Design PE, start of the top module:
module PE (input [31:0] x, input [31:0] w, input [31:0] acc, output reg [31:0] res, input clk, output reg [31:0] wout);
Size: ~6600 cells after synthesis, roughly 130 flip-flops, about 160 I/O pins, about 42000 um2 of cells after synthesis.
make LEC_CHECK=0 ABC_AREA=1 CAP_MARGIN=20 CORE_MARGIN=2 CORE_UTILIZATION=60 CTS_CLUSTER_SIZE=98 SLEW_MARGIN=20 finish   # period 21.5 ns
run.sh (not shown) runs the stock make flow with config.mk's settings and CLKGATE_MAP_FILE=.
Edit:
Settings changed: ABC_AREA 1 to default, CORE_UTILIZATION 60 to 67, CTS_CLUSTER_DIAMETER from default to 359, CTS_CLUSTER_SIZE 98 to default, MAX_ROUTING_LAYER from default to met4, SETUP_SLACK_MARGIN from default to -1.22.
Clock period 21.5 ns to 15.7 ns, I/O delays scaled along.
The new run finished but failed the layout checks on setup timing.
Cell area grows by 21%.
Area after synthesis came out higher by 4.3%.
Final cell count decreases by 0.78%.
Edit:
Settings changed: ABC_AREA from default to 1, CORE_UTILIZATION 67 to 72, CTS_CLUSTER_DIAMETER 359 to 203, CTS_CLUSTER_SIZE from default to 35, GPL_ROUTABILITY_DRIVEN from default to 0, HOLD_SLACK_MARGIN from default to 0.3, PLACE_DENSITY_LB_ADDON from default to 0.04, SETUP_SLACK_MARGIN -1.22 to 3.16.
Clock period 15.7 ns to 12.0 ns, I/O delays scaled along.
Result: The new run ended with an error in 4_1_cts on DPL-0038; die size goes down by 11%; synthesized cell count goes up by 15%; area after synthesis goes down by 4.1%.
Edit:
Settings changed: CORE_UTILIZATION 72 to 69, CTS_CLUSTER_DIAMETER 203 to 374, CTS_CLUSTER_SIZE 35 to 100, GPL_ROUTABILITY_DRIVEN 0 to default, HOLD_SLACK_MARGIN 0.3 to default, MAX_ROUTING_LAYER met4 to default, PLACE_DENSITY from default to 0.37, PLACE_DENSITY_LB_ADDON 0.04 to default, SETUP_SLACK_MARGIN 3.16 to 3.22, TNS_END_PERCENT from default to 10.
Clock period 12.0 ns to 13.1 ns, I/O delays scaled along.
What happened:
- Now the flow did not get past 5_1_grt on GRT-0116
- die size rises by 4.3%
- area after synthesis stays the same
- synthesized cell count is unchanged

========
== oak ==
PE again, from the RTL that the note above started with.
export LEC_CHECK = 0
export ABC_AREA = 1
export CAP_MARGIN = 20
export CELL_PAD_IN_SITES_DETAIL_PLACEMENT = 1
export CELL_PAD_IN_SITES_GLOBAL_PLACEMENT = 3
export CORE_ASPECT_RATIO = 0.82
export CORE_MARGIN = 10
export CORE_UTILIZATION = 68
export CTS_CLUSTER_DIAMETER = 142
export CTS_CLUSTER_SIZE = 48
export MIN_ROUTING_LAYER = met2
export PLACE_DENSITY_LB_ADDON = 0.21
export SETUP_SLACK_MARGIN = 1.98
export SLEW_MARGIN = 15
export TNS_END_PERCENT = 55
create_clock -name core_clock -period 19.9 [get_ports {clk}]
What ended oak was a tool error in global placement without I/O; the run never finished.
Inputs modified between oak and pine:
==> flow/config.mk <==
export PLATFORM = sky130hd
export DESIGN_NAME = PE
export DESIGN_NICKNAME = PE
export VERILOG_FILES = /design/flow/design.v
export SDC_FILE = /design/flow/constraint.sdc
export NUM_CORES = 4
export LEC_CHECK = 0
export CAP_MARGIN = 20
export CORE_MARGIN = 2
export CORE_UTILIZATION = 39
export SLEW_MARGIN = 20
==> flow/constraint.sdc <==
create_clock -name core_clock -period 17.6 [get_ports {clk}]
set_input_delay 3.5200 -clock core_clock [delete_from_list [all_inputs] [get_ports {clk}]]
set_output_delay 3.5200 -clock core_clock [all_outputs]
set_load 0.01 [all_outputs]
## What came out
- pine: done, clean on timing, DRC and antenna
- Summary: core footprint, pine worse than oak
- The die of pine is larger than the one used in oak.
- Yosys-reported design area after synthesis: pine higher than oak
- simple AND/OR/NAND/NOR gates as the dominant kind of combinational cell was reported by oak, and adder cells by pine.
- Against oak as the reference, pine delivers a lower cell count after synthesis.
- oak → pine: post-synthesis simple-gate area fraction fell by 10 points, area after synthesis rose by 1800 sq um, floorplan-stage core utilization fell by 29 points, post-synthesis compound-gate area fraction rose by 12 points.
- Diff oak -> pine | site row count | increase of about 50%
- Relative to oak, adder and majority gate portion of the synthesized area has decreased by 1.2 points in pine.

========
Starting RTL as in the previous note.
export LEC_CHECK = 0
export CAP_MARGIN = 20
export CELL_PAD_IN_SITES_GLOBAL_PLACEMENT = 0
export CORE_ASPECT_RATIO = 0.59
export CORE_MARGIN = 2
export CORE_UTILIZATION = 45
export GPL_ROUTABILITY_DRIVEN = 1
export MAX_ROUTING_LAYER = met5
export SLEW_MARGIN = 35
create_clock -name core_clock -period 15.5 [get_ports {clk}]
The first run ran to the end with violations: negative setup slack.
Rerun with:
CORE_ASPECT_RATIO = 1.29   (was 0.59)
CORE_UTILIZATION = 61   (was 45)
CTS_CLUSTER_SIZE = 37   (was default)
SETUP_SLACK_MARGIN = 4.51   (was default)
TNS_END_PERCENT = 5   (was default)
The new run reached the layout checks and failed them: max-capacitance violations, max-slew violations, negative setup slack.
Design area goes down by 4.4%.
Via count goes up by 6.0%.
Flip-flop count stays the same.
Wire length goes up by 1.8%.
Critical path depth goes down by 20.
Clock skew goes up by 0.0050 ns.
Final cell count goes down by 8.5%.
Rerun with:
CELL_PAD_IN_SITES_GLOBAL_PLACEMENT = 3   (was 0)
CORE_ASPECT_RATIO = 1.02   (was 1.29)
CORE_UTILIZATION = 65   (was 61)
CTS_CLUSTER_SIZE = default   (was 37)
GPL_ROUTABILITY_DRIVEN = 0   (was 1)
PLACE_DENSITY = 0.64   (was default)
SETUP_SLACK_MARGIN = 1.79   (was 4.51)
SLEW_MARGIN = 20   (was 35)
TNS_END_PERCENT = default   (was 5)
With this change the flow ended with an error in global placement without I/O (3_1_place_gp_skip_io). Area after synthesis stays the same. Synthesized cell count is unchanged. Die size shrinks by 6.1%.
Rerun with:
ABC_AREA = 1   (was default)
CELL_PAD_IN_SITES_GLOBAL_PLACEMENT = default   (was 3)
CORE_ASPECT_RATIO = default   (was 1.02)
CORE_UTILIZATION = 72   (was 65)
CTS_CLUSTER_DIAMETER = 374   (was default)
CTS_CLUSTER_SIZE = 100   (was default)
GPL_ROUTABILITY_DRIVEN = default   (was 0)
MAX_ROUTING_LAYER = default   (was met5)
PLACE_DENSITY = default   (was 0.64)
SETUP_SLACK_MARGIN = 3.22   (was 1.79)
TNS_END_PERCENT = 10   (was default)
clock period = 13.1 ns   (was 15.5 ns; I/O delays follow)
Outcome: The changed run never finished: it broke off in clock tree synthesis (4_1_cts) (DPL-0033); die size came out lower by roughly a tenth; area after synthesis went down by a few percent; synthesized cell count went up by about a fifth.
Rerun with:
CORE_UTILIZATION = 62   (was 72)
CTS_CLUSTER_DIAMETER = default   (was 374)
SETUP_SLACK_MARGIN = default   (was 3.22)
TNS_END_PERCENT = default   (was 10)
clock period = 12.3 ns   (was 13.1 ns; I/O delays follow)
Result: This time the run ended with an error in global routing (5_1_grt) on GRT-0116; synthesized area stays the same; die size increases by 16%; synthesized cell count is unchanged.

========
run 1:
Starting RTL as in the previous note.
==> flow/config.mk <==
export PLATFORM = sky130hd
export DESIGN_NAME = PE
export DESIGN_NICKNAME = PE
export VERILOG_FILES = /design/flow/design.v
export SDC_FILE = /design/flow/constraint.sdc
export NUM_CORES = 4
export LEC_CHECK = 0
export ABC_AREA = 1
export CAP_MARGIN = 20
export CORE_MARGIN = 5
export CORE_UTILIZATION = 37
export CTS_CLUSTER_DIAMETER = 185
export CTS_CLUSTER_SIZE = 66
export MIN_ROUTING_LAYER = met1
export SLEW_MARGIN = 35
export TNS_END_PERCENT = 75
==> flow/constraint.sdc <==
create_clock -name core_clock -period 18.0 [get_ports {clk}]
set_input_delay 3.6000 -clock core_clock [delete_from_list [all_inputs] [get_ports {clk}]]
set_output_delay 3.6000 -clock core_clock [all_outputs]
set_load 0.01 [all_outputs]
[inputs] run 2 vs run 1
- CTS_CLUSTER_DIAMETER: 185 -> 351
- CORE_UTILIZATION: 37 -> 72
- CTS_CLUSTER_SIZE: 66 -> 98
- MIN_ROUTING_LAYER: met1 -> unset
- SLEW_MARGIN: 35 -> 20
- TNS_END_PERCENT: 75 -> unset
- CORE_MARGIN: 5 -> 2
- PLACE_DENSITY: unset -> 0.43
- the clock period (ns, I/O delays scaled along): 18.0 -> 21.5
### Flow results
- Run 2 ends up with a horizontal extent of the die that is about 30% lower than in run 1.
- Comparing run 1 and run 2, the higher area of all placed cells without fillers is on run 1.
- Diff run 1 -> run 2: total iterations of the first detailed-routing run increased by 4 relative to the old numbers; transition time at the pin with the least slew margin increased by 0.39 ns relative to the old numbers; clock network contribution to total cell area closely matched the old numbers.
- Tap cell count: lower on run 2
- Share of the clock period used by the worst path sits higher in run 2 than in run 1.
- Run 2 reports its start point of the critical path as w[5] while run 1 reports acc[23].
- After synthesis and placement, the instance count of run 2 is below that of run 1.
- Looking at instance area after placement, run 2 sits about 3.3% below run 1.
- Against run 1, run 2 reports a worst path required time that is higher.
Relative to run 2, the following input files were edited for run 3:
- swapping 351 for 146 in CTS_CLUSTER_DIAMETER
- putting TNS_END_PERCENT at 10 where nothing was set
- clearing PLACE_DENSITY, which used to be 0.43
- swapping 98 for 100 in CTS_CLUSTER_SIZE
- swapping 21.5 for 13.1 in the clock period (ns, I/O delays scaled along)
### Flow results
In the summary table, run 3 is marked failed, with error DPL-0033 raised in clock tree synthesis (4_1_cts). Diff run 2 -> run 3: area fraction in mux cells was more or less identical, fraction of the yosys area taken by sequential cells about even. The placeable core region of run 2 and that of run 3 are within noise of each other. In terms of chip width, run 3 and run 2 differ only marginally. Per the comparison of run 3 with run 2, total die area flat, worst setup slack before clock tree synthesis dropped 3.23 ns, standard cell area after detailed placement shows an increase of about 20%. Placed cell count (run 3 vs. run 2) increases by more than 10%. Taking run 2 over run 3, the total half-perimeter wirelength after legalization and detailed placement ratio works out to 0.825.
Input changes introduced in run 4 (baseline for comparison: run 3):
- CORE_UTILIZATION: 72 -> 69
- SETUP_SLACK_MARGIN: unset -> 3.22
- CTS_CLUSTER_DIAMETER: 146 -> 243
- PLACE_DENSITY: unset -> 0.38
Findings:
- Run 4 did not finish: a tool error stopped it during global routing (5_1_grt).
- | worst setup timing slack at the placement stage | run 4 vs run 3 | better |
- Run 4 against run 3: die size picked up an extra 2600 um^2.
